`design/flow/config.mk`:
```
export PLATFORM = sky130hd
export DESIGN_NAME = cordic_pipeline
export DESIGN_NICKNAME = cordic_pipeline
export VERILOG_FILES = /design/flow/design.v
export SDC_FILE = /design/flow/constraint.sdc
export NUM_CORES = 4
export LEC_CHECK = 0
export CAP_MARGIN = 20
export CORE_ASPECT_RATIO = 1.02
export CORE_MARGIN = 2
export CORE_UTILIZATION = 38
export CTS_CLUSTER_DIAMETER = 90
export GPL_ROUTABILITY_DRIVEN = 0
export GPL_TIMING_DRIVEN = 0
export MAX_ROUTING_LAYER = met5
export PLACE_DENSITY = 0.69
export SLEW_MARGIN = 25
```
`design/flow/run.sh`:
```
#!/bin/bash
# the make line also repeats each setting of config.mk as NAME=value (left out here)
make -C /OpenROAD-flow-scripts/flow DESIGN_CONFIG=/design/flow/config.mk WORK_HOME=/design/flow/orfs CLKGATE_MAP_FILE= finish
```
`design/flow/constraint.sdc`:
```
create_clock -name core_clock -period 5.35 [get_ports {clk}]
set_input_delay 1.0700 -clock core_clock [delete_from_list [all_inputs] [get_ports {clk}]]
set_output_delay 1.0700 -clock core_clock [all_outputs]
set_load 0.01 [all_outputs]
```
`design/flow/design.v`:
```
`timescale 1ns / 1ps
module cordic_single_stage #(parameter m = 6, parameter n = 10, parameter iter_length = 4)(clk, x_in, y_in, z_in, i, atan, x_out, y_out, z_out);
	input clk;
	input signed [m + n - 1:0] x_in, y_in, z_in;
	input signed [m + n - 1:0] atan;
	input [iter_length - 1:0] i;
	output reg [m + n - 1:0] x_out, y_out, z_out;
	reg signed [1:0] d;	
	always @(posedge clk) begin
		d = z_in[m + n - 1] == 1'b0 ? 1 : -1;
		x_out <= x_in - d * (y_in >>> i);
		y_out <= y_in + d * (x_in >>> i);
		z_out <= z_in - d * atan;
	end
endmodule
`timescale 1ns / 1ps
module cordic_pipeline(clk, x0, y0, z0, out_x, out_y, out_z);
	parameter M = 6;
	parameter N = 10;
	parameter ITER_BIT = 4;
	parameter ITER_COUNT = 11;
	input clk;
	input signed [M + N - 1:0] x0;
	input signed [M + N - 1:0] y0;
	input signed [M + N - 1:0] z0;
	output signed [M + N - 1:0] out_x;
	output signed [M + N - 1:0] out_y;
	output signed [M + N - 1:0] out_z;
	reg signed [M + N - 1:0] atan_lut [ITER_COUNT:0];
	initial begin
		atan_lut[0] = 16'b0000001100100100;
		atan_lut[1] = 16'b0000000111011010;
		atan_lut[2] = 16'b0000000011111010;
		atan_lut[3] = 16'b0000000001111111;
		atan_lut[4] = 16'b0000000000111111;
		atan_lut[5] = 16'b0000000000011111;
		atan_lut[6] = 16'b0000000000001111;
		atan_lut[7] = 16'b0000000000000111;
		atan_lut[8] = 16'b0000000000000011;
		atan_lut[9] = 16'b0000000000000001;
		atan_lut[10] = 16'b0000000000000000;
		atan_lut[11] = 16'b0000000000000000;
	end
	wire signed [M + N - 1:0] x_values [ITER_COUNT:0];
	wire signed [M + N - 1:0] y_values [ITER_COUNT:0];
	wire signed [M + N - 1:0] z_values [ITER_COUNT:0];
	assign x_values[0] = x0;
	assign y_values[0] = y0;
	assign z_values[0] = z0;
	genvar i;
	generate
		for (i = 0; i < ITER_COUNT; i = i + 1)
			begin
				cordic_single_stage #(.m(M), .n(N), .iter_length(ITER_BIT)) stage (
					 .clk(clk), 
					 .x_in(x_values[i]), 
					 .y_in(y_values[i]), 
					 .z_in(z_values[i]), 
					 .i(i), 
					 .atan(atan_lut[i]), 
					 .x_out(x_values[i + 1]), 
					 .y_out(y_values[i + 1]), 
					 .z_out(z_values[i + 1])
				);
			end
	endgenerate
	assign out_x = x_values[ITER_COUNT];
	assign out_y = y_values[ITER_COUNT];
	assign out_z = z_values[ITER_COUNT];
endmodule
```
==> impl_metrics.py, run 1 <==
# Generated from Yosys and OpenROAD reports
metrics = {
    "global_routing": {
        "grt_first_pass_wirelength_mm": 144,
        "grt_antenna_before_repair": 0,
        "grtUsageTotal_pct": 14.1,
        "overflow": 0,
        "grt_max_degree": 22,
        "grt_pass1_vias": 32200,
    },
    "drt": {
        "antenna_cells": 0,
        "num_vias": 32500,
        "drt_wl_total_mm": 83.5,
        "post-route-drc-count": 0,
        "dr.pass1.iters": 5,
        "vias_per_cell": 4.83,
        "routedWlPerCell_microns": 12.4,
        "drtIter0Drc": 1125,
        "ant_nets": 0,
    },
    "final_timing": {
        "finalHoldViolCount": 0,
        "fmax_ghz": 0.199,
        "final_max_slew_viol_count": 0,
        "finalClockPeriodUsage_pct": 94.0,
        "worst_pin_slew_ns": 0.986,
        "fin_crit_ns": 5.03,
        "setup_violations": 0,
        "rsz0062_at_grt": "false",
        "clock_skew_ns": 0.0321,
        "slew_headroom_pct": 32.5,
    },
    "setup_path": {
        "r2r_setup_slack_ns": 0.45,
        "endpoint": "genblk1[0].stage.x_out[14]",
        "timing.rr.end": "genblk1[6].stage.x_out[15]",
        "worstReg2RegStart": "genblk1[5].stage.z_out[15]",
        "worstPathMaxFanout": 16,
        "worstPathRequired_ns": 5.90,
        "reg2reg_depth": 15,
        "cp_cell_sequence": "clkdlybuf4s50_1 > inv_1 > clkbuf_1 > nor2_1 > ha_1 > fa_1 > inv_1 > ha_1 > a21o_1 > a21oi_2 > o21bai_1 > a2111o_1 > and3_4 > or2_4 > a221oi_2 > xnor2_1",
        "cp-startpoint": "z0[15]",
        "crit_arrival_ns": 5.58,
        "path_class": "in -> reg",
        "cp.depth": 16,
        "worst-path-buf-inv": 4,
        "path_delay_family": "buffers and inverters",
        "cp_slowest_cell": "clkdlybuf4s50_1",
        "worst_setup_path_end_kind": "register",
        "critPathLaunchType": "input port",
        "cpPeakStageDelay_ns": 0.82,
    },
    "floorplanning": {
        "io_pins": 97,
        "die_area_sq_um": 120000,
        "die_y_microns": 349,
        "die_x_microns": 342,
        "core_sq_um": 116000,
        "rows": 126,
        "fp-utilization_pct": 38.3,
    },
    "clocking": {
        "cts_tree": "built",
        "cts.sinks": 528,
        "clock_latency_ns": 0.65,
        "path_clk_slew_ns": 0.06,
        "h-tree-depth": 2,
        "cts-root-buf": "clkbuf_16",
        "numCtsBuffers": 60,
        "cts_buffer_depth": 3,
    },
    "logic_synthesis": {
        "synthCells": 4996,
        "xor_area_share_pct": 9.49,
        "yosys.area.top_type_share_pct": 23.8,
        "most_common_cell": "inv_1",
        "top_logic_kind": "adder cells",
        "synthFlopType": "dfxtp_1",
        "synthArstFlopShare_pct": 0,
        "simple_gate_share_pct": 10.6,
        "synth-edff-count": 0,
        "yosysCellCount": 4996,
        "ys_seq_share_pct": 23.8,
        "synth-area-yosys_sq_um": 44400,
        "fa_ha_area_share_pct": 32.8,
        "ys_seq_elements": 528,
        "syn_area_per_cell_sq_um": 8.88,
        "ys_types": 79,
        "area_leaders": "dfxtp_1, ha_1, fa_1",
        "ys_sh_mux_pct": 0.634,
        "ys_warn_count": 13,
        "yosys.area.top_type": "dfxtp_1",
        "top_cells_by_count": "inv_1, ha_1, dfxtp_1",
        "syn-num-nets": 6068,
        "synth_area_sq_um": 44400,
        "synthAoiAreaFrac_pct": 14.9,
    },
    "worst_hold_path": {
        "hold_class": "reg -> reg",
        "min_to": "genblk1[10].stage.z_out[1]",
        "min_path_cells": 0,
        "hp-start": "genblk1[9].stage.z_out[1]",
    },
    "run": {
        "warnings": 39,
        "max_cap_viol_count": 0,
    },
    "placement": {
        "io_buffers": 96,
        "place_hpwl_mm": 69.3,
        "placedInstanceArea_sq_um": 47300,
    },
    "outcome": {
        "status": "finished clean",
    },
    "final_layout": {
        "fin_nets": 6226,
        "fin_area_sq_um": 49300,
        "syn2layout_area_growth_pct": 11.2,
    },
}
[metrics by stage]
| step | TNS, ns | hold WS (ns) | utilization, % | std cells | worst slack (ns) |
|---|---|---|---|---|---|
| final | 0 | 0.327 | 42.6 | 6738 | 0.321 |
| after global routing | 0 | 0.327 | 42.6 | 6738 | 0.133 |
| after CTS | 0 | 0.327 | 42.6 | 6738 | 0.349 |
| after detailed placement | -1.94 | 0.313 | 40.8 | 6628 | -0.317 |
| after global placement | -1.72 | 0.313 | 40.8 | 6628 | -0.281 |
| after floorplan | 0 | 0.310 | - | 4996 | 1.08 |
[layer usage]
| layer | share of wire, % | track usage (%) | routed length [microns] | up-vias |
|---|---|---|---|---|
| met3 | 3.1 | 1.68 | 2550 | 139 |
| met5 | 0 | 0 | 0 | - |
| met2 | 51 | 27.0 | 42200 | 456 |
| met1 | 44 | 16.1 | 36500 | 15000 |
| li1 | - | - | - | 17000 |
| met4 | 2.7 | 4.09 | 2260 | 0 |
[final cells by class]
class	instances	area (sq um)
fillers	11200	66400
multi-input cells	3561	30400
flip-flops and latches	528	10600
inverters	836	3140
well taps	1536	1920
clock buffers	79	1690
repair buffers	96	961
clock inverters	31	397
plain buffers	71	268
[timing repair]
item | CTS | global route
setup buffers | 0 | 0
hold buffers | 0 | 0
resized | 0 | 1
setup endpoints to repair | 0 | 1
==> run 2, diff against run 1 <==
- ABC_AREA: unset -> 1
- CORE_ASPECT_RATIO: 1.02 -> unset
- CORE_UTILIZATION: 38 -> 72
- CTS_CLUSTER_DIAMETER: 90 -> unset
- CTS_CLUSTER_SIZE: unset -> 74
- GPL_ROUTABILITY_DRIVEN: 0 -> unset
- GPL_TIMING_DRIVEN: 0 -> unset
- HOLD_SLACK_MARGIN: unset -> -0.1
- MAX_ROUTING_LAYER: met5 -> unset
- PLACE_DENSITY: 0.69 -> unset
- PLACE_DENSITY_LB_ADDON: unset -> 0.01
- SETUP_SLACK_MARGIN: unset -> 0.91
- SLEW_MARGIN: 25 -> 20
- clock period: 5.35 -> 3.21 ns (I/O delays scaled with it)
==> run 2 against run 1 <==
Compared with the run above:
- area after synthesis rose by 11%
- die size fell by 41%
- the flow now stops in 5_1_grt
- synthesized cell count rose by 41%
==> impl_metrics.py, run 2 <==
# Physical implementation metrics
metrics = {
    "logic_synthesis": {
        "yosys.area.top_type_share_pct": 21.5,
        "ys_seq_elements": 528,
        "yosys.area.top_type": "dfxtp_1",
        "most_common_cell": "nand2_1",
        "synthArstFlopShare_pct": 0,
        "simple_gate_share_pct": 24.8,
        "ys_sh_mux_pct": 0,
        "ys_warn_count": 13,
        "syn_area_per_cell_sq_um": 6.99,
        "top_cells_by_count": "nand2_1, inv_1, ha_1",
        "synthCells": 7043,
        "top_logic_kind": "adder cells",
        "synth_area_sq_um": 49200,
        "synthAoiAreaFrac_pct": 7.59,
        "ys_types": 37,
        "ys_seq_share_pct": 21.5,
        "syn-num-nets": 8115,
        "fa_ha_area_share_pct": 29.6,
        "synth-edff-count": 0,
        "synthFlopType": "dfxtp_1",
        "synth-area-yosys_sq_um": 49200,
        "xor_area_share_pct": 5.21,
        "area_leaders": "dfxtp_1, ha_1, nand2_1",
        "yosysCellCount": 7043,
    },
    "placement": {
        "place_hpwl_mm": 96.8,
        "globalplace.congestion": 0.936,
        "place_ws_ns": -0.0983,
        "placed_cells": 7991,
        "placedInstanceArea_sq_um": 52900,
        "io_buffers": 96,
    },
    "clocking": {
        "numCtsBuffers": 58,
        "cts_buffer_depth": 3,
        "holdBufCountCts": 0,
        "h-tree-depth": 2,
        "cts.sinks": 528,
        "cts-root-buf": "clkbuf_16",
    },
    "floorplanning": {
        "rows": 95,
        "die_y_microns": 265,
        "die_x_microns": 265,
        "die_area_sq_um": 70500,
        "io_pins": 97,
        "fp-utilization_pct": 73.0,
        "core_sq_um": 67400,
    },
    "outcome": {
        "haltStage": "5_1_grt",
        "error": "[ERROR DPL-0038] Utilization greater than 100%, impossible to legalize",
        "status": "aborted with a tool error",
    },
}
-- run 2: timing repair --
| item | 4_1_cts |
|---|---|
| buffers inserted | 161 |
| setup endpoints to repair | 260 |
| pin swaps | 372 |
| gates cloned | 16 |
| resized | 913 |
-- run 2: through the flow --
step | setup TNS [ns] | hold slack (ns)
after floorplan | 0 | 0.310
after global placement | -0.0119 | 0.310
after detailed placement | -0.340 | 0.313
after CTS | 0 | 0.329
==> run 3, diff against run 2 <==
- ABC_AREA: 1 -> unset
- CORE_UTILIZATION: 72 -> 66
- CTS_CLUSTER_SIZE: 74 -> 49
- HOLD_SLACK_MARGIN: -0.1 -> unset
- PLACE_DENSITY_LB_ADDON: 0.01 -> 0.0
- SETUP_SLACK_MARGIN: 0.91 -> 0.64
- TNS_END_PERCENT: unset -> 10
- clock period: 3.21 -> 2.16 ns (I/O delays scaled with it)
==> run 3 against run 2 <==
Compared with the run above:
- the run again fails in 5_1_grt
- synthesized cell count fell by 29%
- area after synthesis fell by 9.9%
- die size fell by 1.6%
==> impl_metrics.py, run 3 <==
# Physical implementation metrics
metrics = {
    "logic_synthesis": {
        "yosysCellCount": 4996,
        "syn-num-nets": 6068,
        "ys_seq_elements": 528,
        "yosys.area.top_type_share_pct": 23.8,
        "syn_area_per_cell_sq_um": 8.88,
        "synthAoiAreaFrac_pct": 14.9,
        "top_logic_kind": "adder cells",
        "ys_warn_count": 13,
        "most_common_cell": "inv_1",
        "synth-edff-count": 0,
        "ys_sh_mux_pct": 0.634,
        "synthArstFlopShare_pct": 0,
        "synth-area-yosys_sq_um": 44400,
        "fa_ha_area_share_pct": 32.8,
        "simple_gate_share_pct": 10.6,
        "area_leaders": "dfxtp_1, ha_1, fa_1",
        "synthCells": 4996,
        "xor_area_share_pct": 9.49,
        "synth_area_sq_um": 44400,
        "synthFlopType": "dfxtp_1",
        "ys_seq_share_pct": 23.8,
        "top_cells_by_count": "inv_1, ha_1, dfxtp_1",
        "yosys.area.top_type": "dfxtp_1",
        "ys_types": 79,
    },
    "outcome": {
        "status": "aborted with a tool error",
        "error": "[ERROR GRT-0232] Routing congestion too high. Check the congestion heatmap in the GUI.",
        "haltStage": "5_1_grt",
    },
    "floorplanning": {
        "die_area_sq_um": 69300,
        "io_pins": 97,
        "die_x_microns": 263,
        "die_y_microns": 263,
        "rows": 95,
        "fp-utilization_pct": 66.3,
        "core_sq_um": 66900,
    },
    "placement": {
        "io_buffers": 96,
        "globalplace.congestion": 0.911,
        "place_hpwl_mm": 87.6,
        "place_ws_ns": -1.84,
        "placedInstanceArea_sq_um": 56000,
    },
    "global_routing": {
        "overflow": 126,
        "grtUsageTotal_pct": 69.4,
    },
    "clocking": {
        "cts.sinks": 528,
        "cts_buffer_depth": 3,
        "holdBufCountCts": 0,
        "h-tree-depth": 2,
        "numCtsBuffers": 61,
        "cts-root-buf": "clkbuf_16",
    },
}
run 3: stage by stage:
| stage | hold WS, ns | std cells |
|---|---|---|
| after detailed placement | 0.316 | 7124 |
| after CTS | 0.225 | 7316 |
| after floorplan | 0.310 | 4996 |
| after global placement | 0.313 | 7124 |
run 3: repair_timing:
item	4_1_cts
buffers inserted	81
gates cloned	3
resized	439
endpoints found under the setup margin	521
pin swaps	217
run 3: metal layers:
layer  GRT overflow  track usage, %
met1              0            65.7
met2             66            91.2
met3              0            52.1
met4             60            72.2
met5              0            17.9
==> run 4, diff against run 3 <==
- CORE_UTILIZATION: 66 -> 72
- CTS_CLUSTER_SIZE: 49 -> unset
- PLACE_DENSITY: unset -> 0.67
- PLACE_DENSITY_LB_ADDON: 0.0 -> unset
- SETUP_SLACK_MARGIN: 0.64 -> unset
- TNS_END_PERCENT: 10 -> unset
- clock period: 2.16 -> 3.21 ns (I/O delays scaled with it)
==> run 4 against run 3 <==
Compared with the run above:
- the layout now fails its checks (setup timing)
- die size decreased by 8.2%
- area after synthesis unchanged
- synthesized cell count unchanged
==> impl_metrics.py, run 4 <==
# Generated from Yosys and OpenROAD reports
metrics = {
    "clocking": {
        "cts.sinks": 528,
        "clock_latency_ns": 0.64,
        "cts_tree": "built",
        "cts_buffer_depth": 3,
        "path_clk_slew_ns": 0.06,
        "numCtsBuffers": 60,
        "cts-root-buf": "clkbuf_16",
        "h-tree-depth": 2,
    },
    "logic_synthesis": {
        "yosys.area.top_type": "dfxtp_1",
        "ys_sh_mux_pct": 0.634,
        "ys_seq_share_pct": 23.8,
        "area_leaders": "dfxtp_1, ha_1, fa_1",
        "syn_area_per_cell_sq_um": 8.88,
        "synth-edff-count": 0,
        "fa_ha_area_share_pct": 32.8,
        "top_logic_kind": "adder cells",
        "synth-area-yosys_sq_um": 44400,
        "synthAoiAreaFrac_pct": 14.9,
        "xor_area_share_pct": 9.49,
        "syn-num-nets": 6068,
        "yosys.area.top_type_share_pct": 23.8,
        "synth_area_sq_um": 44400,
        "ys_seq_elements": 528,
        "synthCells": 4996,
        "simple_gate_share_pct": 10.6,
        "ys_types": 79,
        "ys_warn_count": 13,
        "synthArstFlopShare_pct": 0,
        "most_common_cell": "inv_1",
        "yosysCellCount": 4996,
        "top_cells_by_count": "inv_1, ha_1, dfxtp_1",
        "synthFlopType": "dfxtp_1",
    },
    "final_timing": {
        "worst_slack_ns": -0.236,
        "rsz0062_at_grt": "true",
        "fmax_ghz": 0.290,
        "fin_crit_ns": 3.45,
        "slew_headroom_pct": 64.0,
        "final_max_slew_viol_count": 0,
        "clock_skew_ns": 0.0237,
        "finalClockPeriodUsage_pct": 107,
        "setup_violations": 20,
        "finalHoldViolCount": 0,
        "worst_pin_slew_ns": 0.526,
        "tns_ns": -1.53,
    },
    "setup_path": {
        "cp-startpoint": "genblk1[4].stage.z_out[15]",
        "timing.rr.end": "genblk1[5].stage.x_out[8]",
        "crit_arrival_ns": 3.92,
        "worstPathRequired_ns": 3.69,
        "cp_cell_sequence": "clkinv_8 > buf_12 > nor2_1 > ha_1 > fa_1 > inv_1 > ha_1 > inv_1 > o21bai_1 > o31a_1 > buf_4 > a21oi_1 > xnor2_1",
        "r2r_setup_slack_ns": -0.24,
        "worstReg2RegStart": "genblk1[4].stage.z_out[15]",
        "critPathLaunchType": "register",
        "path_delay_family": "adder cells",
        "path_class": "reg -> reg",
        "cp_slowest_cell": "fa_1",
        "cpPeakStageDelay_ns": 0.61,
        "reg2reg_depth": 13,
        "worstPathMaxFanout": 7,
        "endpoint": "genblk1[5].stage.x_out[8]",
        "cp.depth": 13,
        "worst_setup_path_end_kind": "register",
        "worst-path-buf-inv": 5,
    },
    "global_routing": {
        "overflow": 0,
        "grt_pass1_vias": 36100,
        "grt_antenna_before_repair": 2,
        "grt_max_degree": 21,
        "grt_first_pass_wirelength_mm": 168,
        "grtUsageTotal_pct": 31.8,
    },
    "placement": {
        "io_buffers": 96,
        "placedInstanceArea_sq_um": 49100,
        "place_hpwl_mm": 77.9,
        "globalplace.congestion": 0.900,
        "placed_cells": 6187,
    },
    "floorplanning": {
        "fp-utilization_pct": 72.3,
        "die_area_sq_um": 63600,
        "die_x_microns": 252,
        "core_sq_um": 61400,
        "die_y_microns": 252,
        "io_pins": 97,
        "rows": 91,
    },
    "drt": {
        "antenna_cells": 0,
        "drt_wl_total_mm": 111,
        "dr.pass1.iters": 6,
        "num_vias": 36900,
        "routedWlPerCell_microns": 17.5,
        "post-route-drc-count": 0,
        "drtIter0Drc": 2199,
        "vias_per_cell": 5.81,
        "ant_nets": 0,
    },
    "final_layout": {
        "seqCellArea_sq_um": 10600,
        "logic_area_sq_um": 32300,
        "fin_nets": 6593,
        "fin_area_sq_um": 53500,
        "syn2layout_area_growth_pct": 20.6,
        "fillerInstances": 3273,
        "final_util_pct": 87.2,
        "finalNonFillerCells": 6357,
    },
    "outcome": {
        "violations": "setup timing",
        "status": "failed layout checks",
    },
    "run": {
        "warnings": 45,
        "max_cap_viol_count": 0,
    },
    "worst_hold_path": {
        "hold_class": "reg -> reg",
        "min_path_cells": 0,
        "hp-start": "genblk1[1].stage.z_out[0]",
        "min_to": "genblk1[2].stage.z_out[0]",
    },
}
run 4: final cells by class:
class	count	area share, %
clock inverter	27	0.636
multi-input combinational	3561	60.3
timing repair buffer	534	8.24
sequential	528	19.8
inverter	836	5.98
tap	790	1.85
clock buffer	81	3.22
run 4: repair_timing:
item / in CTS / in global routing
buffers inserted: 27 / 39
gates cloned: 1 / 1
endpoints found under the setup margin: 73 / 97
hold buffers: 0 / 0
resized: 130 / 312
pin swaps: 69 / 152
run 4: metal layers:
metal  GRT usage [%]  part of all wire (%)  wire [microns]
met2            58.6                    51           56600
met4            13.8                   5.7            6280
met5               0                     0               0
met3            3.71                   4.7            5240
met1            37.0                    39           42800
run 4: per-stage QoR:
| stage | hold WS (ns) | setup WS (ns) |
|---|---|---|
| 2_1_floorplan | 0.310 | -0.294 |
| 3_3_place_gp | 0.312 | -0.858 |
| 3_5_place_dp | 0.313 | -0.884 |
| 4_1_cts | 0.329 | -0.0616 |
| 5_1_grt | 0.335 | -0.382 |
| 6_report | 0.326 | -0.236 |
==> run 5, diff against run 4 <==
- CORE_UTILIZATION: 72 -> 70
- PLACE_DENSITY: 0.67 -> unset
- SETUP_SLACK_MARGIN: unset -> 0.5
- clock period: 3.21 -> 4.0 ns (I/O delays scaled with it)
==> run 5 against run 4 <==
Compared with the run above:
- now clean on timing, DRC and antenna
- hold slack about the same
- register-to-register slack better by 0.81 ns
- global-route usage down 3.3 points
- non-clock buffer count down 351
- area after synthesis unchanged
- routed wire length down 16%
- worst setup slack better by 0.81 ns
- critical path depth up 3
- utilization down 8.5 points
- largest cell class unchanged
==> impl_metrics.py, run 5 <==
# Generated from Yosys and OpenROAD reports
metrics = {
    "final_timing": {
        "slew_headroom_pct": 61.4,
        "worst_pin_slew_ns": 0.564,
        "clock_skew_ns": 0.0200,
        "finalClockPeriodUsage_pct": 85.6,
        "final_max_slew_viol_count": 0,
        "setup_violations": 0,
        "finalHoldViolCount": 0,
        "fmax_ghz": 0.292,
        "tns_ns": 0,
        "rsz0062_at_grt": "true",
        "fin_crit_ns": 3.43,
    },
    "logic_synthesis": {
        "simple_gate_share_pct": 10.6,
        "yosysCellCount": 4996,
        "top_logic_kind": "adder cells",
        "synth-edff-count": 0,
        "ys_seq_elements": 528,
        "area_leaders": "dfxtp_1, ha_1, fa_1",
        "ys_sh_mux_pct": 0.634,
        "ys_warn_count": 13,
        "ys_types": 79,
        "yosys.area.top_type_share_pct": 23.8,
        "top_cells_by_count": "inv_1, ha_1, dfxtp_1",
        "ys_seq_share_pct": 23.8,
        "synth-area-yosys_sq_um": 44400,
        "syn-num-nets": 6068,
        "synthArstFlopShare_pct": 0,
        "xor_area_share_pct": 9.49,
        "syn_area_per_cell_sq_um": 8.88,
        "yosys.area.top_type": "dfxtp_1",
        "most_common_cell": "inv_1",
        "synth_area_sq_um": 44400,
        "fa_ha_area_share_pct": 32.8,
        "synthAoiAreaFrac_pct": 14.9,
        "synthFlopType": "dfxtp_1",
        "synthCells": 4996,
    },
    "setup_path": {
        "worst_setup_path_end_kind": "register",
        "cpPeakStageDelay_ns": 0.54,
        "reg2reg_depth": 16,
        "path_delay_family": "AND-OR/OR-AND gates",
        "worstPathRequired_ns": 4.50,
        "worstPathMaxFanout": 6,
        "crit_arrival_ns": 3.93,
        "cp_cell_sequence": "clkinvlp_4 > buf_12 > buf_6 > nor2_4 > ha_4 > fa_1 > inv_2 > ha_4 > a21o_1 > a21oi_2 > o21bai_1 > o31a_1 > a41o_1 > a31o_2 > a21oi_2 > xnor2_1",
        "cp.depth": 16,
        "r2r_setup_slack_ns": 0.57,
        "cp_slowest_cell": "fa_1",
        "critPathLaunchType": "register",
        "worst-path-buf-inv": 4,
        "path_class": "reg -> reg",
        "cp-startpoint": "genblk1[4].stage.z_out[15]",
        "endpoint": "genblk1[5].stage.x_out[14]",
        "timing.rr.end": "genblk1[5].stage.x_out[14]",
        "worstReg2RegStart": "genblk1[4].stage.z_out[15]",
    },
    "final_layout": {
        "fin_area_sq_um": 49500,
        "fillerInstances": 4556,
        "fin_nets": 6240,
        "finalNonFillerCells": 6063,
        "final_util_pct": 78.7,
        "syn2layout_area_growth_pct": 11.5,
    },
    "placement": {
        "placed_cells": 5931,
        "io_buffers": 96,
        "placedInstanceArea_sq_um": 46700,
        "place_hpwl_mm": 74.2,
        "globalplace.congestion": 0.911,
    },
    "drt": {
        "dr.pass1.iters": 5,
        "drt_wl_total_mm": 93.2,
        "post-route-drc-count": 0,
        "vias_per_cell": 5.55,
        "antenna_cells": 0,
        "drtIter0Drc": 1502,
        "ant_nets": 0,
        "num_vias": 33600,
        "routedWlPerCell_microns": 15.4,
    },
    "clocking": {
        "cts_tree": "built",
        "path_clk_slew_ns": 0.06,
        "cts_buffer_depth": 3,
        "holdBufCountCts": 0,
        "h-tree-depth": 2,
        "cts.sinks": 528,
        "numCtsBuffers": 58,
        "clock_latency_ns": 0.63,
        "cts-root-buf": "clkbuf_16",
    },
    "floorplanning": {
        "fp-utilization_pct": 70.6,
        "die_y_microns": 256,
        "core_sq_um": 62900,
        "die_x_microns": 256,
        "die_area_sq_um": 65400,
        "io_pins": 97,
        "rows": 92,
    },
    "worst_hold_path": {
        "hp-start": "genblk1[9].stage.z_out[0]",
        "min_path_cells": 0,
        "min_to": "genblk1[10].stage.z_out[0]",
        "hold_class": "reg -> reg",
    },
    "global_routing": {
        "grt_first_pass_wirelength_mm": 156,
        "grt_util_met2_pct": 53.6,
        "top_usage_layer": "met2",
        "overflow": 0,
        "grtUsageTotal_pct": 28.5,
        "grt_max_degree": 22,
        "grt_antenna_before_repair": 0,
        "grt_pass1_vias": 33600,
        "use_met1_pct": 33.9,
        "met3_usage_pct": 3.03,
    },
    "run": {
        "max_cap_viol_count": 0,
        "warnings": 44,
    },
    "outcome": {
        "status": "finished clean",
    },
}
run 5: per-layer routing:
metal / wire (microns) / part of all wire [%] / vias up
met1: 39500 / 42 / 16000
met3: 2830 / 3.0 / 167
met2: 48100 / 52 / 517
li1: - / - / 17000
met4: 2760 / 3.0 / 0
met5: 0 / 0 / -
run 5: cell type report:
| class | instances | area (sq um) | area share [%] |
|---|---|---|---|
| clock buffer | 77 | 1670 | 3.37 |
| timing repair buffer | 183 | 1650 | 3.34 |
| tap | 846 | 1060 | 2.14 |
| sequential | 528 | 10600 | 21.4 |
| multi-input combinational | 3561 | 31000 | 62.6 |
| clock inverter | 32 | 397 | 0.801 |
| inverter | 836 | 3170 | 6.41 |
run 5: metrics by stage:
stage | setup slack [ns] | hold WS [ns]
floorplan | 0.344 | 0.310
global placement | -0.287 | 0.314
detailed placement | -0.399 | 0.314
CTS | 0.479 | 0.329
global route | 0.352 | 0.338
finish | 0.574 | 0.327
run 5: timing repair:
| item | 4_1_cts | 5_1_grt |
|---|---|---|
| endpoints found under the setup margin | 42 | 69 |
| setup buffers | 9 | 14 |
| gates resized | 32 | 135 |
| pin swaps | 5 | 39 |
| endpoints found under the hold margin | 0 | 0 |
==> run 6, diff against run 5 <==
- CAP_MARGIN: 20 -> 0
- CELL_PAD_IN_SITES_DETAIL_PLACEMENT: unset -> 0
- CELL_PAD_IN_SITES_GLOBAL_PLACEMENT: unset -> 0
- CORE_UTILIZATION: 70 -> 72
- CTS_CLUSTER_DIAMETER: unset -> 224
- CTS_CLUSTER_SIZE: unset -> 37
- GPL_ROUTABILITY_DRIVEN: unset -> 0
- MIN_ROUTING_LAYER: unset -> met1
- SETUP_SLACK_MARGIN: 0.5 -> unset
- SLEW_MARGIN: 20 -> 10
- clock period: 4.0 -> 2.9 ns (I/O delays scaled with it)
==> run 6 against run 5 <==
Compared with the run above:
- the flow now stops in 5_1_grt
- area after synthesis unchanged
- die size decreased by 2.7%
- synthesized cell count unchanged
==> impl_metrics.py, run 6 <==
# Physical implementation metrics
metrics = {
    "clocking": {
        "numCtsBuffers": 18,
        "cts.sinks": 528,
        "h-tree-depth": 1,
        "cts-root-buf": "clkbuf_16",
        "holdBufCountCts": 0,
        "cts_buffer_depth": 3,
    },
    "logic_synthesis": {
        "ys_types": 79,
        "synthAoiAreaFrac_pct": 14.9,
        "area_leaders": "dfxtp_1, ha_1, fa_1",
        "yosysCellCount": 4996,
        "ys_seq_elements": 528,
        "synthCells": 4996,
        "simple_gate_share_pct": 10.6,
        "ys_warn_count": 13,
        "most_common_cell": "inv_1",
        "syn_area_per_cell_sq_um": 8.88,
        "syn-num-nets": 6068,
        "yosys.area.top_type": "dfxtp_1",
        "ys_seq_share_pct": 23.8,
        "synth-area-yosys_sq_um": 44400,
        "yosys.area.top_type_share_pct": 23.8,
        "fa_ha_area_share_pct": 32.8,
        "top_cells_by_count": "inv_1, ha_1, dfxtp_1",
        "top_logic_kind": "adder cells",
        "synthFlopType": "dfxtp_1",
        "synthArstFlopShare_pct": 0,
        "ys_sh_mux_pct": 0.634,
        "xor_area_share_pct": 9.49,
        "synth_area_sq_um": 44400,
        "synth-edff-count": 0,
    },
    "floorplanning": {
        "fp-utilization_pct": 72.3,
        "rows": 91,
        "die_y_microns": 252,
        "die_area_sq_um": 63600,
        "core_sq_um": 61400,
        "io_pins": 97,
        "die_x_microns": 252,
    },
    "placement": {
        "io_buffers": 96,
        "place_ws_ns": -1.21,
        "place_hpwl_mm": 80.8,
        "placed_cells": 6370,
    },
    "outcome": {
        "status": "aborted with a tool error",
        "haltStage": "5_1_grt",
    },
}
==> run 6: what timing repair did <==
| item | CTS |
|---|---|
| setup endpoints to repair | 141 |
| buffers inserted | 117 |
| gates resized | 493 |
| gates cloned | 5 |
| pin swaps | 322 |
==> run 6: stage by stage <==
stage	utilization (%)	hold WS (ns)	area, sq um
floorplan	-	0.310	45200
global placement	83.0	0.312	51000
CTS	89.0	0.342	54600
detailed placement	83.0	0.312	51000
==> run 7, diff against run 6 <==
- CAP_MARGIN: 0 -> 20
- CELL_PAD_IN_SITES_DETAIL_PLACEMENT: 0 -> unset
- CELL_PAD_IN_SITES_GLOBAL_PLACEMENT: 0 -> unset
- CTS_CLUSTER_DIAMETER: 224 -> unset
- CTS_CLUSTER_SIZE: 37 -> unset
- GPL_ROUTABILITY_DRIVEN: 0 -> unset
- MIN_ROUTING_LAYER: met1 -> unset
- PLACE_DENSITY: unset -> 0.67
- SETUP_SLACK_MARGIN: unset -> -0.25
- SLEW_MARGIN: 10 -> 20
- clock period: 2.9 -> 2.41 ns (I/O delays scaled with it)
==> run 7 against run 6 <==
Compared with the run above:
- the run fails in 4_1_cts
- area after synthesis unchanged
- die size is the same
- synthesized cell count stayed put
==> impl_metrics.py, run 7 <==
# Physical implementation metrics
metrics = {
    "logic_synthesis": {
        "synthAoiAreaFrac_pct": 14.9,
        "synth_area_sq_um": 44400,
        "syn-num-nets": 6068,
        "synth-edff-count": 0,
        "yosysCellCount": 4996,
        "area_leaders": "dfxtp_1, ha_1, fa_1",
        "ys_types": 79,
        "synthCells": 4996,
        "syn_area_per_cell_sq_um": 8.88,
        "synth-area-yosys_sq_um": 44400,
        "top_logic_kind": "adder cells",
        "xor_area_share_pct": 9.49,
        "fa_ha_area_share_pct": 32.8,
        "ys_seq_share_pct": 23.8,
        "ys_warn_count": 13,
        "yosys.area.top_type_share_pct": 23.8,
        "most_common_cell": "inv_1",
        "simple_gate_share_pct": 10.6,
        "ys_seq_elements": 528,
        "synthFlopType": "dfxtp_1",
        "ys_sh_mux_pct": 0.634,
        "yosys.area.top_type": "dfxtp_1",
        "synthArstFlopShare_pct": 0,
        "top_cells_by_count": "inv_1, ha_1, dfxtp_1",
    },
    "placement": {
        "place_hpwl_mm": 94.5,
        "io_buffers": 96,
        "placed_cells": 6872,
        "globalplace.congestion": 0.894,
    },
    "floorplanning": {
        "fp-utilization_pct": 72.3,
        "rows": 91,
        "core_sq_um": 61400,
        "die_area_sq_um": 63600,
        "die_x_microns": 252,
        "die_y_microns": 252,
        "io_pins": 97,
    },
    "outcome": {
        "haltStage": "4_1_cts",
        "status": "aborted with a tool error",
        "error": "[ERROR DPL-0033] detailed placement checks failed during check placement.",
    },
}
## run 7: through the flow
stage / worst slack [ns] / cell area (sq um)
detailed placement: -1.56 / 55400
global placement: -1.51 / 55400
floorplan: -0.933 / 45900
==> run 8, diff against run 7 <==
- CORE_MARGIN: 2 -> 9
- CORE_UTILIZATION: 72 -> 31
- GPL_ROUTABILITY_DRIVEN: unset -> 0
- PLACE_DENSITY: 0.67 -> unset
- PLACE_DENSITY_LB_ADDON: unset -> 0.17
- SETUP_SLACK_MARGIN: -0.25 -> unset
- clock period: 2.41 -> 4.0 ns (I/O delays scaled with it)
==> run 8 against run 7 <==
Compared with the run above:
- now clean on timing, DRC and antenna
- area after synthesis unchanged
- synthesized cell count unchanged
- die size increased by 150%
==> impl_metrics.py, run 8 <==
# Generated from Yosys and OpenROAD reports
metrics = {
    "clocking": {
        "post_cts_buffers": 0,
        "cts_buffer_depth": 3,
        "clock_latency_ns": 0.66,
        "h-tree-depth": 3,
        "path_clk_slew_ns": 0.06,
        "numCtsBuffers": 72,
        "cts_tree": "built",
        "cts-root-buf": "clkbuf_16",
        "cts.sinks": 528,
    },
    "logic_synthesis": {
        "yosys.area.top_type_share_pct": 23.8,
        "ys_seq_elements": 528,
        "xor_area_share_pct": 9.49,
        "top_cells_by_count": "inv_1, ha_1, dfxtp_1",
        "ys_types": 79,
        "synthArstFlopShare_pct": 0,
        "yosys.area.top_type": "dfxtp_1",
        "ys_warn_count": 13,
        "synth_area_sq_um": 44400,
        "ys_seq_share_pct": 23.8,
        "synthFlopType": "dfxtp_1",
        "synth-area-yosys_sq_um": 44400,
        "most_common_cell": "inv_1",
        "top_logic_kind": "adder cells",
        "area_leaders": "dfxtp_1, ha_1, fa_1",
        "syn_area_per_cell_sq_um": 8.88,
        "synth-edff-count": 0,
        "fa_ha_area_share_pct": 32.8,
        "yosysCellCount": 4996,
        "simple_gate_share_pct": 10.6,
        "ys_sh_mux_pct": 0.634,
        "synthAoiAreaFrac_pct": 14.9,
        "syn-num-nets": 6068,
        "synthCells": 4996,
    },
    "setup_path": {
        "worst-path-buf-inv": 4,
        "cp_cell_sequence": "clkdlybuf4s50_1 > inv_2 > buf_4 > nor2_1 > ha_1 > fa_1 > inv_1 > ha_1 > a21oi_2 > o21bai_1 > a2111o_1 > and3_4 > a311o_1 > a21oi_1 > o22a_1",
        "crit_top_cell": "ha_1",
        "crit_arrival_ns": 4.35,
        "path_class": "in -> reg",
        "path_delay_family": "AND-OR/OR-AND gates",
        "timing.rr.end": "genblk1[3].stage.x_out[12]",
        "reg2reg_depth": 15,
        "cp.depth": 15,
        "worst_setup_path_end_kind": "register",
        "cpPeakStageDelay_ns": 0.54,
        "worstReg2RegStart": "genblk1[2].stage.z_out[15]",
        "cp_slowest_cell": "clkdlybuf4s50_1",
        "worstPathRequired_ns": 4.60,
        "r2r_setup_slack_ns": 0.29,
        "worstPathMaxFanout": 5,
        "cp-startpoint": "z0[15]",
        "critPathLaunchType": "input port",
        "endpoint": "genblk1[0].stage.x_out[12]",
    },
    "run": {
        "max_cap_viol_count": 0,
        "warnings": 39,
    },
    "final_timing": {
        "slew_headroom_pct": 53.3,
        "rsz0062_at_grt": "false",
        "final_max_slew_viol_count": 0,
        "fin_crit_ns": 3.75,
        "fmax_ghz": 0.267,
        "finalClockPeriodUsage_pct": 93.7,
        "clock_skew_ns": 0.0464,
        "worst_pin_slew_ns": 0.683,
        "finalHoldViolCount": 0,
        "setup_violations": 0,
    },
    "global_routing": {
        "grt_max_degree": 36,
        "grtUsageTotal_pct": 12.5,
        "overflow": 0,
        "grt_pass1_vias": 33300,
        "grt_antenna_before_repair": 3,
        "grt_first_pass_wirelength_mm": 165,
    },
    "placement": {
        "io_buffers": 96,
        "placedInstanceArea_sq_um": 48200,
        "placed_cells": 7007,
        "place_hpwl_mm": 81.6,
    },
    "drt": {
        "drtIter0Drc": 1184,
        "drt_wl_total_mm": 96.9,
        "vias_per_cell": 4.52,
        "post-route-drc-count": 0,
        "dr.pass1.iters": 4,
        "routedWlPerCell_microns": 13.6,
        "num_vias": 32300,
        "ant_nets": 0,
    },
    "floorplanning": {
        "die_x_microns": 396,
        "rows": 138,
        "core_sq_um": 142000,
        "io_pins": 97,
        "die_y_microns": 396,
        "fp-utilization_pct": 31.3,
        "die_area_sq_um": 157000,
    },
    "final_layout": {
        "fin_nets": 6263,
        "fillerInstances": 14700,
        "seqCellArea_sq_um": 10600,
        "logic_area_sq_um": 30400,
        "final_util_pct": 35.7,
        "finalNonFillerCells": 7138,
        "fin_area_sq_um": 50600,
        "syn2layout_area_growth_pct": 14.1,
    },
    "worst_hold_path": {
        "min_path_cells": 0,
        "hold_class": "reg -> reg",
        "hp-start": "genblk1[9].stage.z_out[1]",
        "min_to": "genblk1[10].stage.z_out[1]",
    },
    "outcome": {
        "status": "finished clean",
    },
}
run 8: area by class of cell:
| class | instances | area share, % |
|---|---|---|
| diodes | 2 | 0.00988 |
| inverters | 836 | 6.20 |
| multi-input cells | 3561 | 60.1 |
| well taps | 1890 | 4.67 |
| repair buffers | 192 | 3.37 |
| clock buffers | 98 | 4.13 |
| flip-flops and latches | 528 | 20.9 |
| clock inverters | 31 | 0.692 |
run 8: per-stage QoR:
| stage | setup TNS [ns] | setup slack (ns) | hold slack, ns |
|---|---|---|---|
| after floorplan | 0 | 0.00491 | 0.310 |
| after global placement | -3.12 | -0.492 | 0.312 |
| after detailed placement | -3.22 | -0.509 | 0.312 |
| after CTS | 0 | 0.186 | 0.325 |
| after global routing | 0 | 0.0131 | 0.331 |
| final | 0 | 0.252 | 0.325 |
run 8: metal layers:
| layer | part of all wire (%) | track usage (%) | up-vias | wire [microns] |
|---|---|---|---|---|
| met5 | 0 | 0 | - | 0 |
| met4 | 2.4 | 3.71 | 0 | 2360 |
| met3 | 3.1 | 1.79 | 126 | 3020 |
| met2 | 48 | 22.4 | 303 | 46300 |
| met1 | 47 | 15.4 | 14800 | 45200 |
| li1 | - | - | 17000 | - |
run 8: what timing repair did:
item / 4_1_cts / 5_1_grt
hold endpoints to repair: 0 / 0
setup endpoints to repair: 0 / 4
hold buffers: 0 / 0
resized: 0 / 3
==> run 9, diff against run 8 <==
- CAP_MARGIN: 20 -> 5
- CORE_MARGIN: 9 -> 2
- CORE_UTILIZATION: 31 -> 72
- CTS_CLUSTER_SIZE: unset -> 49
- GPL_ROUTABILITY_DRIVEN: 0 -> unset
- PLACE_DENSITY: unset -> 0.67
- PLACE_DENSITY_LB_ADDON: 0.17 -> unset
- clock period: 4.0 -> 2.62 ns (I/O delays scaled with it)
==> run 9 against run 8 <==
Compared with the run above:
- the flow now stops in 4_1_cts
- synthesized cell count unchanged
- die size down 59%
- area after synthesis did not move
==> impl_metrics.py, run 9 <==
# Physical implementation metrics
metrics = {
    "outcome": {
        "status": "aborted with a tool error",
        "haltStage": "4_1_cts",
        "error": "[ERROR DPL-0033] detailed placement checks failed during check placement.",
    },
    "placement": {
        "place_hpwl_mm": 86.3,
        "io_buffers": 96,
        "globalplace.congestion": 0.900,
    },
    "floorplanning": {
        "rows": 91,
        "die_x_microns": 252,
        "core_sq_um": 61400,
        "die_y_microns": 252,
        "io_pins": 97,
        "fp-utilization_pct": 72.3,
        "die_area_sq_um": 63600,
    },
    "logic_synthesis": {
        "ys_types": 79,
        "synthArstFlopShare_pct": 0,
        "synth-area-yosys_sq_um": 44400,
        "ys_warn_count": 13,
        "synth-edff-count": 0,
        "most_common_cell": "inv_1",
        "ys_seq_elements": 528,
        "synthAoiAreaFrac_pct": 14.9,
        "ys_seq_share_pct": 23.8,
        "synthFlopType": "dfxtp_1",
        "top_logic_kind": "adder cells",
        "simple_gate_share_pct": 10.6,
        "synthCells": 4996,
        "xor_area_share_pct": 9.49,
        "top_cells_by_count": "inv_1, ha_1, dfxtp_1",
        "syn_area_per_cell_sq_um": 8.88,
        "yosys.area.top_type": "dfxtp_1",
        "ys_sh_mux_pct": 0.634,
        "synth_area_sq_um": 44400,
        "syn-num-nets": 6068,
        "yosysCellCount": 4996,
        "fa_ha_area_share_pct": 32.8,
        "area_leaders": "dfxtp_1, ha_1, fa_1",
        "yosys.area.top_type_share_pct": 23.8,
    },
}
==> run 9: stage by stage <==
step,setup slack [ns],area [sq um],std cells,hold WS [ns]
floorplan,-0.765,46000,4996,0.310
global placement,-1.35,53800,6656,0.314
detailed placement,-1.44,53800,6656,0.318
==> run 10, diff against run 9 <==
- CAP_MARGIN: 5 -> 20
- CORE_UTILIZATION: 72 -> 40
- CTS_CLUSTER_SIZE: 49 -> unset
- PLACE_DENSITY: 0.67 -> unset
- SETUP_SLACK_MARGIN: unset -> 0.71
- clock period: 2.62 -> 3.82 ns (I/O delays scaled with it)
==> run 10 against run 9 <==
Compared with the run above:
- now clean on timing, DRC and antenna
- area after synthesis is the same
- synthesized cell count is the same
- die size up 79%
==> impl_metrics.py, run 10 <==
# Generated from Yosys and OpenROAD reports
metrics = {
    "outcome": {
        "status": "finished clean",
    },
    "logic_synthesis": {
        "simple_gate_share_pct": 10.6,
        "area_leaders": "dfxtp_1, ha_1, fa_1",
        "yosys.area.top_type": "dfxtp_1",
        "synth-edff-count": 0,
        "synthArstFlopShare_pct": 0,
        "ys_sh_mux_pct": 0.634,
        "syn-num-nets": 6068,
        "ys_types": 79,
        "xor_area_share_pct": 9.49,
        "fa_ha_area_share_pct": 32.8,
        "synth_area_sq_um": 44400,
        "most_common_cell": "inv_1",
        "synthCells": 4996,
        "synthFlopType": "dfxtp_1",
        "top_cells_by_count": "inv_1, ha_1, dfxtp_1",
        "top_logic_kind": "adder cells",
        "syn_area_per_cell_sq_um": 8.88,
        "ys_seq_elements": 528,
        "ys_warn_count": 13,
        "synthAoiAreaFrac_pct": 14.9,
        "yosysCellCount": 4996,
        "yosys.area.top_type_share_pct": 23.8,
        "ys_seq_share_pct": 23.8,
        "synth-area-yosys_sq_um": 44400,
    },
    "setup_path": {
        "worstReg2RegStart": "genblk1[4].stage.z_out[15]",
        "worstPathMaxFanout": 7,
        "endpoint": "genblk1[5].stage.x_out[14]",
        "cp.depth": 14,
        "timing.rr.end": "genblk1[5].stage.x_out[14]",
        "crit_arrival_ns": 3.76,
        "cp-startpoint": "genblk1[4].stage.z_out[15]",
        "critPathLaunchType": "register",
        "reg2reg_depth": 14,
        "cp_cell_sequence": "inv_8 > nor2_4 > ha_4 > fa_1 > inv_1 > ha_4 > a21o_1 > a21oi_2 > o21bai_2 > o31a_1 > a41o_1 > a31o_2 > a21oi_2 > xnor2_2",
        "path_delay_family": "AND-OR/OR-AND gates",
        "path_class": "reg -> reg",
        "cp_slowest_cell": "fa_1",
        "r2r_setup_slack_ns": 0.59,
        "worst_setup_path_end_kind": "register",
        "cpPeakStageDelay_ns": 0.47,
        "worstPathRequired_ns": 4.35,
        "worst-path-buf-inv": 2,
    },
    "worst_hold_path": {
        "hp-start": "genblk1[9].stage.z_out[1]",
        "hold_class": "reg -> reg",
        "min_path_cells": 0,
        "min_to": "genblk1[10].stage.z_out[1]",
    },
    "final_timing": {
        "slew_headroom_pct": 63.3,
        "fin_crit_ns": 3.23,
        "setup_violations": 0,
        "rsz0062_at_grt": "true",
        "clock_skew_ns": 0.0250,
        "finalClockPeriodUsage_pct": 84.4,
        "finalHoldViolCount": 0,
        "fmax_ghz": 0.310,
        "final_max_slew_viol_count": 0,
        "worst_slack_ns": 0.595,
        "timing.hold.ws_ns": 0.329,
        "worst_pin_slew_ns": 0.546,
    },
    "floorplanning": {
        "die_x_microns": 337,
        "die_area_sq_um": 114000,
        "io_pins": 97,
        "rows": 122,
        "die_y_microns": 337,
        "fp-utilization_pct": 40.2,
        "core_sq_um": 110000,
    },
    "drt": {
        "vias_per_cell": 4.86,
        "ant_nets": 0,
        "num_vias": 33500,
        "routedWlPerCell_microns": 13.8,
        "drtIter0Drc": 1364,
        "drt_wl_total_mm": 94.9,
        "post-route-drc-count": 0,
        "dr.pass1.iters": 5,
    },
    "clocking": {
        "path_clk_slew_ns": 0.06,
        "numCtsBuffers": 71,
        "clock_latency_ns": 0.62,
        "cts.sinks": 528,
        "cts_buffer_depth": 3,
        "cts-root-buf": "clkbuf_16",
        "h-tree-depth": 3,
        "cts_tree": "built",
    },
    "final_layout": {
        "final_util_pct": 49.7,
        "syn2layout_area_growth_pct": 23.5,
        "fin_nets": 6420,
    },
    "run": {
        "max_cap_viol_count": 0,
        "warnings": 42,
    },
    "global_routing": {
        "grt_antenna_before_repair": 2,
        "grt_first_pass_wirelength_mm": 157,
        "overflow": 0,
        "grt_pass1_vias": 33300,
        "grtUsageTotal_pct": 16.6,
        "grt_max_degree": 21,
    },
    "placement": {
        "place_ws_ns": -0.406,
        "globalplace.congestion": 0.847,
        "io_buffers": 96,
        "place_hpwl_mm": 73.4,
    },
}
==> run 10: routing by layer <==
metal	GRT usage, %	vias up	wire length (microns)
met4	5.35	0	2870
met5	0	-	0
met3	2.06	154	2580
met1	20.0	15600	41800
met2	30.4	403	47600
li1	-	17400	-
==> run 10: what timing repair did <==
action                     CTS  global route
pin swaps                  139           246
setup endpoints to repair  104           110
gates resized              268           388
buffers inserted            79            78
cloned                       3             3
hold buffers                 0             0
==> run 10: cell type report <==
| cell class | count | area, sq um |
|---|---|---|
| Sequential cell | 528 | 10600 |
| Timing Repair inverter | 5 | 42.5 |
| Inverter | 836 | 3230 |
| Clock inverter | 33 | 502 |
| Timing Repair Buffer | 345 | 3100 |
| Fill cell | 10200 | 55500 |
| Multi-Input combinational cell | 3561 | 33400 |
| Antenna cell | 1 | 2.50 |
| Tap cell | 1488 | 1860 |
| Clock buffer | 95 | 2110 |
==> run 10: per-stage QoR <==
stage | cells | instance area [sq um] | setup TNS (ns)
final | 6892 | 54800 | 0
after floorplan | 4996 | 44800 | 0
after global placement | 6600 | 47900 | -1.57
after CTS | 6810 | 52300 | 0
after detailed placement | 6600 | 47900 | -1.65
after global routing | 6891 | 54800 | 0
==> run 11, diff against run 10 <==
- ABC_AREA: unset -> 1
- CTS_CLUSTER_DIAMETER: unset -> 291
- CTS_CLUSTER_SIZE: unset -> 12
- SETUP_SLACK_MARGIN: 0.71 -> unset
- TNS_END_PERCENT: unset -> 100
- clock period: 3.82 -> 4.0 ns (I/O delays scaled with it)
==> run 11 against run 10 <==
Compared with the run above:
- hold slack worse by 0.0046 ns
- clock skew is 0.0038 ns lower
- sequential cell count stayed put
- sequential share of layout area is 0.46 points higher
- critical path depth stayed put
- utilization is 6.0 points lower
- worst setup slack better by 0.32 ns
- area after synthesis is 11% higher
- via count is 24% higher
- critical path type is now in -> reg
==> impl_metrics.py, run 11 <==
# Generated from Yosys and OpenROAD reports
metrics = {
    "drt": {
        "post-route-drc-count": 0,
        "antenna_cells": 0,
        "drtIter0Drc": 1876,
        "top_layer": "met4",
        "wl_met3_mm": 4.04,
        "num_vias": 41400,
        "drt-met1-wl_mm": 55.4,
        "ant_nets": 0,
        "dr.pass1.iters": 5,
        "dr_wl_met2_mm": 53.5,
        "vias_per_cell": 4.72,
        "drt_wl_total_mm": 116,
        "routedWlPerCell_microns": 13.3,
    },
    "floorplanning": {
        "io_pins": 97,
        "die_area_sq_um": 126000,
        "core_sq_um": 122000,
        "rows": 128,
        "die_y_microns": 355,
        "fp-utilization_pct": 40.3,
        "die_x_microns": 355,
    },
    "clocking": {
        "numCtsBuffers": 49,
        "post_cts_buffers": 0,
        "path_clk_slew_ns": 0.08,
        "clock_latency_ns": 0.64,
        "cts.sinks": 528,
        "holdBufCountCts": 0,
        "cts_buffer_depth": 3,
        "cts-resized-gates": 0,
        "cts-root-buf": "clkbuf_16",
        "cts_tree": "built",
        "h-tree-depth": 2,
    },
    "setup_path": {
        "endpoint": "genblk1[0].stage.x_out[15]",
        "worstPathMaxFanout": 23,
        "critPathLaunchType": "input port",
        "crit_top_cell": "nand2_1",
        "cp_slowest_cell": "fa_1",
        "crit_arrival_ns": 3.64,
        "reg2reg_depth": 14,
        "path_delay_family": "adder cells",
        "timing.rr.end": "genblk1[2].stage.x_out[13]",
        "cp-startpoint": "z0[15]",
        "worst_setup_path_end_kind": "register",
        "worst-path-buf-inv": 4,
        "cp.depth": 14,
        "worstReg2RegStart": "genblk1[1].stage.z_out[15]",
        "cpPeakStageDelay_ns": 0.48,
        "path_class": "in -> reg",
        "cp_cell_sequence": "clkdlybuf4s50_1 > inv_2 > buf_4 > nor2_1 > ha_1 > fa_1 > inv_1 > ha_1 > a21oi_1 > o21ai_0 > nor2_1 > nand2_1 > nand2_1 > nand2_1",
        "worstPathRequired_ns": 4.55,
        "r2r_setup_slack_ns": 0.94,
    },
    "logic_synthesis": {
        "top_logic_kind": "adder cells",
        "synth-edff-count": 0,
        "ys_types": 37,
        "ys_sh_mux_pct": 0,
        "synthCells": 7043,
        "synth-area-yosys_sq_um": 49200,
        "synthAoiAreaFrac_pct": 7.59,
        "ys_warn_count": 13,
        "most_common_cell": "nand2_1",
        "syn_area_per_cell_sq_um": 6.99,
        "synthFlopType": "dfxtp_1",
        "yosys.area.top_type": "dfxtp_1",
        "top_cells_by_count": "nand2_1, inv_1, ha_1",
        "ys_seq_elements": 528,
        "xor_area_share_pct": 5.21,
        "area_leaders": "dfxtp_1, ha_1, nand2_1",
        "simple_gate_share_pct": 24.8,
        "fa_ha_area_share_pct": 29.6,
        "yosys.area.top_type_share_pct": 21.5,
        "synth_area_sq_um": 49200,
        "yosysCellCount": 7043,
        "synthArstFlopShare_pct": 0,
        "ys_seq_share_pct": 21.5,
        "syn-num-nets": 8115,
    },
    "final_timing": {
        "slew_headroom_pct": 55.3,
        "setup_violations": 0,
        "rsz0062_at_grt": "false",
        "final_max_slew_viol_count": 0,
        "clock_skew_ns": 0.0212,
        "worst_pin_slew_ns": 0.670,
        "finalClockPeriodUsage_pct": 77.2,
        "finalHoldViolCount": 0,
        "tns_ns": 0,
        "worst_slack_ns": 0.911,
        "fmax_ghz": 0.324,
        "fin_crit_ns": 3.09,
        "timing.hold.ws_ns": 0.324,
    },
    "global_routing": {
        "grt_first_pass_wirelength_mm": 197,
        "grt_antenna_before_repair": 0,
        "overflow": 0,
        "grt_max_degree": 32,
        "grt_pass1_vias": 40800,
        "grtUsageTotal_pct": 18.8,
    },
    "placement": {
        "place_hpwl_mm": 99.2,
        "io_buffers": 96,
        "place_ws_ns": 0.234,
        "placedInstanceArea_sq_um": 52100,
        "globalplace.congestion": 0.914,
    },
    "run": {
        "max_cap_viol_count": 0,
        "warnings": 39,
    },
    "final_layout": {
        "final_util_pct": 43.7,
        "fin_area_sq_um": 53300,
        "fillerInstances": 12700,
        "fin_nets": 8220,
        "syn2layout_area_growth_pct": 8.34,
    },
    "worst_hold_path": {
        "hp-start": "genblk1[1].stage.z_out[0]",
        "min_path_cells": 0,
        "min_to": "genblk1[2].stage.z_out[0]",
        "hold_class": "reg -> reg",
    },
    "outcome": {
        "status": "finished clean",
    },
}
-- run 11: metrics by stage --
stage                     cells
after floorplan            7043
after CTS                  8771
after detailed placement   8722
after global placement     8722
final                      8771
after global routing       8771
-- run 11: cell type report --
type / instances / area [sq um] / area share (%)
Tap cell: 1625 / 2030 / 3.81
Timing Repair Buffer: 112 / 1080 / 2.03
Clock buffer: 49 / 1230 / 2.30
Inverter: 1426 / 5350 / 10.0
Multi-Input combinational cell: 5031 / 33100 / 62.0
Sequential cell: 528 / 10600 / 19.8
-- run 11: per-layer routing --
metal / global-route usage, % / up-vias
li1: - / 22100
met1: 24.6 / 18600
met2: 32.7 / 547
met3: 1.95 / 164
met4: 5.69 / 0
met5: 0 / -
==> run 12, diff against run 11 <==
- CELL_PAD_IN_SITES_GLOBAL_PLACEMENT: unset -> 3
- CORE_ASPECT_RATIO: unset -> 1.43
- CORE_MARGIN: 2 -> 9
- CORE_UTILIZATION: 40 -> 22
- CTS_CLUSTER_DIAMETER: 291 -> 156
- CTS_CLUSTER_SIZE: 12 -> 27
- GPL_ROUTABILITY_DRIVEN: unset -> 0
- HOLD_SLACK_MARGIN: unset -> 0.19
- MAX_ROUTING_LAYER: unset -> met4
- PLACE_DENSITY_LB_ADDON: unset -> 0.27
- TNS_END_PERCENT: 100 -> 80
- clock period: 4.0 -> 4.48 ns (I/O delays scaled with it)
==> run 12 against run 11 <==
Compared with the run above:
- global-route usage down 6.4 points
- sequential share of layout area down 0.38 points
- clock skew up 0.0076 ns
- final area up 2.0%
- sequential cell count unchanged
- area after synthesis unchanged
- still clean on timing, DRC and antenna
==> impl_metrics.py, run 12 <==
# Generated from Yosys and OpenROAD reports
metrics = {
    "floorplanning": {
        "die_y_microns": 584,
        "io_pins": 97,
        "rows": 207,
        "fp-utilization_pct": 22.1,
        "die_area_sq_um": 241000,
        "die_x_microns": 414,
        "core_sq_um": 222000,
    },
    "logic_synthesis": {
        "synthArstFlopShare_pct": 0,
        "ys_sh_mux_pct": 0,
        "yosysCellCount": 7043,
        "syn-num-nets": 8115,
        "simple_gate_share_pct": 24.8,
        "fa_ha_area_share_pct": 29.6,
        "area_leaders": "dfxtp_1, ha_1, nand2_1",
        "syn_area_per_cell_sq_um": 6.99,
        "yosys.area.top_type": "dfxtp_1",
        "ys_seq_share_pct": 21.5,
        "synth-area-yosys_sq_um": 49200,
        "ys_seq_elements": 528,
        "xor_area_share_pct": 5.21,
        "synthAoiAreaFrac_pct": 7.59,
        "ys_warn_count": 13,
        "synthFlopType": "dfxtp_1",
        "synth_area_sq_um": 49200,
        "ys_types": 37,
        "yosys.area.top_type_share_pct": 21.5,
        "most_common_cell": "nand2_1",
        "synthCells": 7043,
        "synth-edff-count": 0,
        "top_cells_by_count": "nand2_1, inv_1, ha_1",
        "top_logic_kind": "adder cells",
    },
    "global_routing": {
        "grt_first_pass_wirelength_mm": 232,
        "grt_antenna_before_repair": 2,
        "overflow": 0,
        "grt_max_degree": 32,
        "grtUsageTotal_pct": 12.4,
        "grt_pass1_vias": 43200,
    },
    "final_layout": {
        "syn2layout_area_growth_pct": 10.5,
        "fin_area_sq_um": 54400,
        "fin_nets": 8196,
    },
    "clocking": {
        "post_cts_buffers": 0,
        "path_clk_slew_ns": 0.12,
        "holdBufCountCts": 0,
        "cts.sinks": 528,
        "clock_latency_ns": 0.66,
        "cts-root-buf": "clkbuf_16",
        "cts_buffer_depth": 3,
        "cts_tree": "built",
        "h-tree-depth": 1,
        "cts-resized-gates": 0,
        "numCtsBuffers": 23,
    },
    "drt": {
        "post-route-drc-count": 0,
        "drt_wl_total_mm": 147,
        "vias_per_cell": 4.04,
        "num_vias": 40600,
        "top_layer": "met4",
        "routedWlPerCell_microns": 14.6,
        "dr_wl_met2_mm": 89.3,
        "drtIter0Drc": 1035,
        "ant_nets": 0,
        "drt-met1-wl_mm": 51.3,
        "wl_met3_mm": 2.16,
        "dr.pass1.iters": 5,
    },
    "outcome": {
        "status": "finished clean",
    },
    "setup_path": {
        "worst_setup_path_end_kind": "register",
        "r2r_setup_slack_ns": 1.28,
        "crit_top_cell": "nand2_1",
        "worstReg2RegStart": "genblk1[1].stage.z_out[15]",
        "endpoint": "genblk1[2].stage.x_out[13]",
        "cp.depth": 14,
        "cp_cell_sequence": "inv_2 > nor2_1 > ha_1 > fa_1 > inv_1 > ha_1 > nand2_1 > inv_1 > a21oi_1 > nor2_1 > nor2_1 > nand2_1 > nand2_1 > nand2_1",
        "worstPathRequired_ns": 5.01,
        "critPathLaunchType": "register",
        "worstPathMaxFanout": 29,
        "timing.rr.end": "genblk1[2].stage.x_out[13]",
        "cp-startpoint": "genblk1[1].stage.z_out[15]",
        "cpPeakStageDelay_ns": 0.55,
        "path_class": "reg -> reg",
        "cp_slowest_cell": "fa_1",
        "crit_arrival_ns": 3.73,
        "path_delay_family": "adder cells",
        "worst-path-buf-inv": 3,
        "reg2reg_depth": 14,
    },
    "final_timing": {
        "fmax_ghz": 0.313,
        "final_max_slew_viol_count": 0,
        "timing.hold.ws_ns": 0.341,
        "slew_headroom_pct": 48.8,
        "finalHoldViolCount": 0,
        "setup_violations": 0,
        "fin_crit_ns": 3.20,
        "worst_pin_slew_ns": 0.768,
        "rsz0062_at_grt": "false",
        "tns_ns": 0,
        "clock_skew_ns": 0.0288,
        "finalClockPeriodUsage_pct": 71.3,
    },
    "worst_hold_path": {
        "min_path_cells": 0,
        "hold_class": "reg -> reg",
        "min_to": "genblk1[2].stage.z_out[0]",
        "hp-start": "genblk1[1].stage.z_out[0]",
    },
    "placement": {
        "placedInstanceArea_sq_um": 53800,
        "place_hpwl_mm": 131,
        "io_buffers": 96,
    },
    "run": {
        "warnings": 39,
        "max_cap_viol_count": 0,
    },
}
run 12: layer usage:
layer	vias to the layer above	global-route usage, %
li1	22000	-
met1	18300	11.0
met2	251	27.5
met3	102	0.733
met4	0	2.94
met5	-	-
run 12: per-stage QoR:
stage          instances  setup WS (ns)  util [%]
3_5_place_dp       10000          0.658      24.2
6_report           10100           1.28      24.4
3_3_place_gp       10000          0.594      24.2
4_1_cts            10100           1.18      24.4
2_1_floorplan       7043           1.30         -
5_1_grt            10100          0.912      24.4
run 12: area by class of cell:
class | instances | area (sq um)
antenna | 2 | 5.00
clock buffer | 24 | 589
clock inverter | 2 | 38.8
fill | 25000 | 168000
inverter | 1426 | 5350
multi-input combinational | 5031 | 33100
sequential | 528 | 10600
tap | 2926 | 3660
timing repair buffer | 114 | 1100
